Design cpu, start of the top module:
module cpu(
    input clk,
    input reset,
    output [7:0] imem_addr,
    input [18:0] imem_data,
    output [7:0] dmem_addr,
    output [18:0] dmem_wdata,
    output dmem_we,
    input [18:0] dmem_rdata,
    output rf_we,
    output [2:0] rf_waddr,
    output [18:0] rf_wdata
);
    wire [7:0] ret_mux_pc;
    wire [7:0] pc;
    wire pcwrite;
    wire IF_IDwrite;
    wire hazard;
    wire WB_regwrite;
    pc pc_cpu (
        .clk(clk),
        .reset(reset),
        .pcwrite(pcwrite),
        .next_pc(ret_mux_pc),
        .pc(pc)
    );
    wire [18:0] IF_instruction;
    assign imem_addr = pc;
    assign IF_instruction = imem_data;
    wire [7:0] IF_pc_plus_one;
    assign IF_pc_plus_one = pc + 8'd1;
    wire [7:0] ID_pc_plus_one;
    wire [18:0] ID_instruction;
    wire ID_valid;
    wire branch_signal;
    IF_ID IF_ID_cpu (
        .clk(clk),
        .reset(reset),
        .IF_instruction(IF_instruction),
        .IF_IDwrite(IF_IDwrite),
        .IF_pc_plus_one(IF_pc_plus_one),
        .ID_pc_plus_one(ID_pc_plus_one),
        .ID_instruction(ID_instruction),
        .ID_valid(ID_valid)
    );
    wire ID_branch, ID_regwrite, ID_memtoreg, ID_memread, ID_memwrite, ID_alusrc, ID_aluop;
    wire ID_regdist, ID_branchtype, ID_push, ID_pop, ID_ret, ID_jump;
    control control_cpu(
        .opcode(ID_instruction[18:14]),
        .hazard(hazard | ~ID_valid),
        .ID_branch(ID_branch),
        .ID_regwrite(ID_regwrite),
        .ID_memtoreg(ID_memtoreg),
        .ID_memread(ID_memread),
        .ID_memwrite(ID_memwrite),
        .ID_alusrc(ID_alusrc),
        .ID_aluop(ID_aluop),
        .ID_regdist(ID_regdist),
        .ID_branchtype(ID_branchtype),
        .ID_push(ID_push),
        .ID_pop(ID_pop),
        .ID_ret(ID_ret),
        .ID_jump(ID_jump)
    );
    wire [18:0] wd;
    wire [18:0] ID_rd1, ID_rd2;
    wire [2:0] ws;
    wire [2:0] sp;
    wire ID_is_ret = (ID_instruction[18:14] == 5'd6);
    wire ID_is_call = (ID_instruction[18:14] == 5'd5);
    wire [2:0] ID_ra1 = ID_is_ret ? (sp + 3'd1) : ID_instruction[13:11];
    wire [2:0] ID_ra2 = ID_instruction[10:8];
    reg_file reg_file_cpu(
        .clk(clk),
        .reset(reset),
        .WB_regwrite(WB_regwrite),
        .ID_push(ID_push),
        .ID_pop(ID_pop),
  ...
Size: about 350 flip-flops, roughly 99 I/O pins, about 0.034 mm2 of cells after synthesis.
==> flow/config.mk <==
export PLATFORM = sky130hd
export DESIGN_NAME = cpu
export DESIGN_NICKNAME = cpu
export VERILOG_FILES = /design/flow/design.v
export SDC_FILE = /design/flow/constraint.sdc
export NUM_CORES = 4
export LEC_CHECK = 0
export CAP_MARGIN = 20
export CELL_PAD_IN_SITES_DETAIL_PLACEMENT = 2
export CORE_MARGIN = 2
export CORE_UTILIZATION = 49
export CTS_CLUSTER_DIAMETER = 74
export CTS_CLUSTER_SIZE = 49
export PLACE_DENSITY_LB_ADDON = 0.07
export SLEW_MARGIN = 20
export TNS_END_PERCENT = 70
==> flow/constraint.sdc <==
create_clock -name core_clock -period 36.3 [get_ports {clk}]
set_input_delay 7.2600 -clock core_clock [delete_from_list [all_inputs] [get_ports {clk}]]
set_output_delay 7.2600 -clock core_clock [all_outputs]
set_load 0.01 [all_outputs]
run.sh (not shown) runs the stock make flow with config.mk's settings and CLKGATE_MAP_FILE=.
The baseline did not get past 3_5_place_dp.
Edit:
- ABC_AREA: unset -> 1
- CELL_PAD_IN_SITES_DETAIL_PLACEMENT: 2 -> unset
- CORE_UTILIZATION: 49 -> 56
- CTS_CLUSTER_DIAMETER: 74 -> 241
- CTS_CLUSTER_SIZE: 49 -> unset
- PLACE_DENSITY_LB_ADDON: 0.07 -> unset
- TNS_END_PERCENT: 70 -> unset
- clock period: 36.3 -> 28.0 ns (I/O delays scaled with it)
=> The changed run finished but fails on negative setup slack; synthesized cell count increases by a few percent; synthesized area drops by a few percent; die area came out lower by about a fifth.

## v3
Starting RTL as in the previous note.
export LEC_CHECK = 0
export CAP_MARGIN = 20
export CORE_MARGIN = 2
export CORE_UTILIZATION = 40
export SLEW_MARGIN = 20
create_clock -name core_clock -period 37.0 [get_ports {clk}]
Input changes introduced in v33 (baseline for comparison: v3):
-- flow/config.mk --
<<< v3, line 7
export LEC_CHECK = 0
export CAP_MARGIN = 20
export CORE_MARGIN = 2
export CORE_UTILIZATION = 40
export SLEW_MARGIN = 20
>>> v33, line 7
export LEC_CHECK = 0
export ABC_AREA = 1
export CAP_MARGIN = 20
export CORE_MARGIN = 2
export CORE_UTILIZATION = 62
export SLEW_MARGIN = 20
==> flow/constraint.sdc <==
create_clock -name core_clock -period 40.0 [get_ports {clk}]
set_input_delay 8.0000 -clock core_clock [delete_from_list [all_inputs] [get_ports {clk}]]
set_output_delay 8.0000 -clock core_clock [all_outputs]
set_load 0.01 [all_outputs]
--- outcome ---
v33 reached the end of the flow, and the finished layout is clean on the timing, DRC and antenna checks. v33 against v3: timing-limited maximum frequency now smaller, non-clock buffer area fraction after layout now smaller.
#### Input delta (v55 over v33)
-- flow/config.mk --
<<< v33, line 11
export CORE_UTILIZATION = 62
export SLEW_MARGIN = 20
>>> v55, line 11
export CORE_UTILIZATION = 62
export CTS_CLUSTER_SIZE = 96
export SLEW_MARGIN = 20
==> flow/constraint.sdc <==
create_clock -name core_clock -period 17.9 [get_ports {clk}]
set_input_delay 3.5800 -clock core_clock [delete_from_list [all_inputs] [get_ports {clk}]]
set_output_delay 3.5800 -clock core_clock [all_outputs]
set_load 0.01 [all_outputs]
Results
v55 did not finish: a tool error stopped it during global routing. Relative to v33, the weighted congestion at the end of routability-driven global placement measured on v55 has increased by a few percent. Diff v33 -> v55: area figure in the yosys stat output comparable; area fraction in full adders, half adders and majority gates comparable; worst slack after detailed placement now smaller. v55 vs v33: area of placed instances up. Status: number of flip-flops and latches in the synthesized netlist parity (v33, v55). Relative to v33, the post-DP HPWL of v55 is higher by about 3.3%.
## Diff of input files: v24 against v55
-- flow/config.mk --
<<< v55, line 10
export CORE_MARGIN = 2
export CORE_UTILIZATION = 62
export CTS_CLUSTER_SIZE = 96
export SLEW_MARGIN = 20
>>> v24, line 10
export CORE_MARGIN = 2
export CORE_UTILIZATION = 72
export CTS_CLUSTER_DIAMETER = 399
export CTS_CLUSTER_SIZE = 96
export PLACE_DENSITY = 0.41
export SLEW_MARGIN = 20
Notes after the runs:
v55 never completed; the flow aborted with a tool error in global routing. Status(v24) = ERROR, stage = global routing. Cmp v24 vs v55: number of buffers added by the clock tree synthesis step lower in v24. Diff v55..v24 | number of nets in the synthesized netlist | unchanged. Comparing v55 and v24, the higher half-perimeter wire length after detailed placement is on v24. v24 vs. v55: total of flip-flops plus latches after synthesis comparable; die area fell 14%; global placer's final weighted congestion shows a reduction of 0.34%; post-cts resize count up 32.
#### Input delta (v6 over v24)
-- flow/config.mk --
<<< v24, line 10
export CORE_MARGIN = 2
export CORE_UTILIZATION = 72
export CTS_CLUSTER_DIAMETER = 399
export CTS_CLUSTER_SIZE = 96
export PLACE_DENSITY = 0.41
export SLEW_MARGIN = 20
>>> v6, line 10
export CORE_MARGIN = 2
export CORE_UTILIZATION = 65
export CTS_CLUSTER_DIAMETER = 342
export SETUP_SLACK_MARGIN = -2.0
export SLEW_MARGIN = 20
==> flow/constraint.sdc <==
create_clock -name core_clock -period 30.9 [get_ports {clk}]
set_input_delay 6.1800 -clock core_clock [delete_from_list [all_inputs] [get_ports {clk}]]
set_output_delay 6.1800 -clock core_clock [all_outputs]
set_load 0.01 [all_outputs]
Results
Although it ran to completion, v6 produced a layout that fails the final checks because of max-capacitance violations, max-slew violations, negative setup slack.
v6 ended up with a higher number of buffers inserted during clock tree synthesis than v24 did.
Synthesized area across v6 and v24: no real change.
Die boundary width, v6 and v24, lower one = v24.
Changes observed in v6 relative to v24: multiplexer share of the synthesized area closely matched the old numbers; detailed-placement wirelength estimate has decreased.
Between v24 and v6, the flow reports cell total after placement increasing slightly.
On die area, v6 does worse than v24.
Of v6 and v24, the higher total setup buffers inserted after CTS belongs to v24.
Comparing worst setup timing slack at the placement stage for v6 and v24, the bigger number came from v6.
Diff v24 -> v6 | H-tree level count | increase of 1
v6 vs v24: vertical die dimension up
## Diff of input files: v29 against v6
-- flow/config.mk --
<<< v6, line 7
export LEC_CHECK = 0
export ABC_AREA = 1
export CAP_MARGIN = 20
export CORE_MARGIN = 2
export CORE_UTILIZATION = 65
export CTS_CLUSTER_DIAMETER = 342
export SETUP_SLACK_MARGIN = -2.0
>>> v29, line 7
export LEC_CHECK = 0
export CAP_MARGIN = 15
export CORE_MARGIN = 2
export CORE_UTILIZATION = 66
export SETUP_SLACK_MARGIN = -2.0
==> flow/constraint.sdc <==
create_clock -name core_clock -period 34.5 [get_ports {clk}]
set_input_delay 6.9000 -clock core_clock [delete_from_list [all_inputs] [get_ports {clk}]]
set_output_delay 6.9000 -clock core_clock [all_outputs]
set_load 0.01 [all_outputs]
### Flow results
v29 completed end to end; final checks failed (negative setup slack). v29 reports its launching instance or port of the critical path as MEM_WB_cpu.WB_rd[2] while v6 reports ID_EX_cpu.EX_rt[1]. Taking v6 as the reference, in v29 met2 routing resource usage after global routing rose by 4.4 points, maximum frequency increased by 14% relative to the old numbers, design area decreased about 4.4%.

== amber ==
cpu again, from the RTL that the note above started with.
Design cpu, start of the top module:
module cpu(
    input clk,
    input reset,
    output [7:0] imem_addr,
    input [18:0] imem_data,
    output [7:0] dmem_addr,
    output [18:0] dmem_wdata,
    output dmem_we,
    input [18:0] dmem_rdata,
    output rf_we,
    output [2:0] rf_waddr,
    output [18:0] rf_wdata
);
clock: 34.4 ns
lec_check: 0
abc_area: 1
cap_margin: 20
cell_pad_in_sites_detail_placement: 1
cell_pad_in_sites_global_placement: 0
core_aspect_ratio: 1.36
core_margin: 9
core_utilization: 40
gpl_timing_driven: 0
max_routing_layer: met4
place_density_lb_addon: 0.21
slew_margin: 35
tns_end_percent: 30
amber: flow complete, layout not clean; failing: max-capacitance violations, max-slew violations, negative setup slack
Inputs modified between amber and raven:
- CELL_PAD_IN_SITES_DETAIL_PLACEMENT: 1 -> unset
- CELL_PAD_IN_SITES_GLOBAL_PLACEMENT: 0 -> unset
- CORE_UTILIZATION: 40 -> 72
- ABC_AREA: 1 -> unset
- TNS_END_PERCENT: 30 -> unset
- CORE_ASPECT_RATIO: 1.36 -> unset
- GPL_TIMING_DRIVEN: 0 -> unset
- SLEW_MARGIN: 35 -> 20
- CORE_MARGIN: 9 -> 2
- PLACE_DENSITY_LB_ADDON: 0.21 -> unset
- SETUP_SLACK_MARGIN: unset -> 5.0
- PLACE_DENSITY: unset -> 0.66
- MAX_ROUTING_LAYER: met4 -> unset
- the clock period (ns, I/O delays scaled along): 34.4 -> 20.6
[summary]
- FAIL raven @ global routing: tool exited with error
- Higher summed instance area of the synthesized netlist goes to raven over amber.
- Going from amber to raven, the post-CTS setup repair buffer count was found to have gone down by 32%.
- Worst setup slack before clock tree synthesis ended up 5120 ps lower on raven than on amber.
- Against amber as the reference, raven delivers a higher effective utilization at floorplan.
- Compared with amber, in raven core region area lost 43%; synthesized netlist cell count lost 5.5%.
diff inputs: raven => ember
- a change of CORE_UTILIZATION from 72 to 40
- a deleted PLACE_DENSITY that had been 0.66
- a change of the clock period (ns, I/O delays scaled along) from 20.6 to 37.0
==> results <==
And-or/or-and share of the synthesized area: raven vs ember identical
Between raven and ember, the flow reports half-perimeter wire length after detailed placement decreasing by a few percent.
Between raven and ember, total CTS buffers increased.
ember | stages: all done | timing, DRC, antenna: all pass
Note that the row count recorded for raven amounts to 0.75 times the value seen in ember.
Total cell area at the placement stage: ember < raven
diff inputs: ember => willow
- swapping 40 for 72 in CORE_UTILIZATION
- putting ABC_AREA at 1 where nothing was set
- putting CTS_CLUSTER_SIZE at 38 where nothing was set
- putting TNS_END_PERCENT at 5 where nothing was set
- putting CTS_CLUSTER_DIAMETER at 241 where nothing was set
- swapping 37.0 for 20.6 in the clock period (ns, I/O delays scaled along)
willow terminated abnormally: global routing reported GRT-0232. In the reports for ember and willow, the smaller complex-gate fraction of the synthesized area belongs to willow. The average cell area after synthesis of willow falls short of that of ember by 7.7%. willow vs ember — number of buffers added for setup after CTS dropped by more than half. Going from ember to willow, the yosys stat cell total was found to have gone up by 241. Die width (ember / willow): 1.4. Die area | willow < ember. Compared with ember, in willow sequential-to-total area share from yosys stat rose by 0.59 points; synthesized cell count climbed 241.
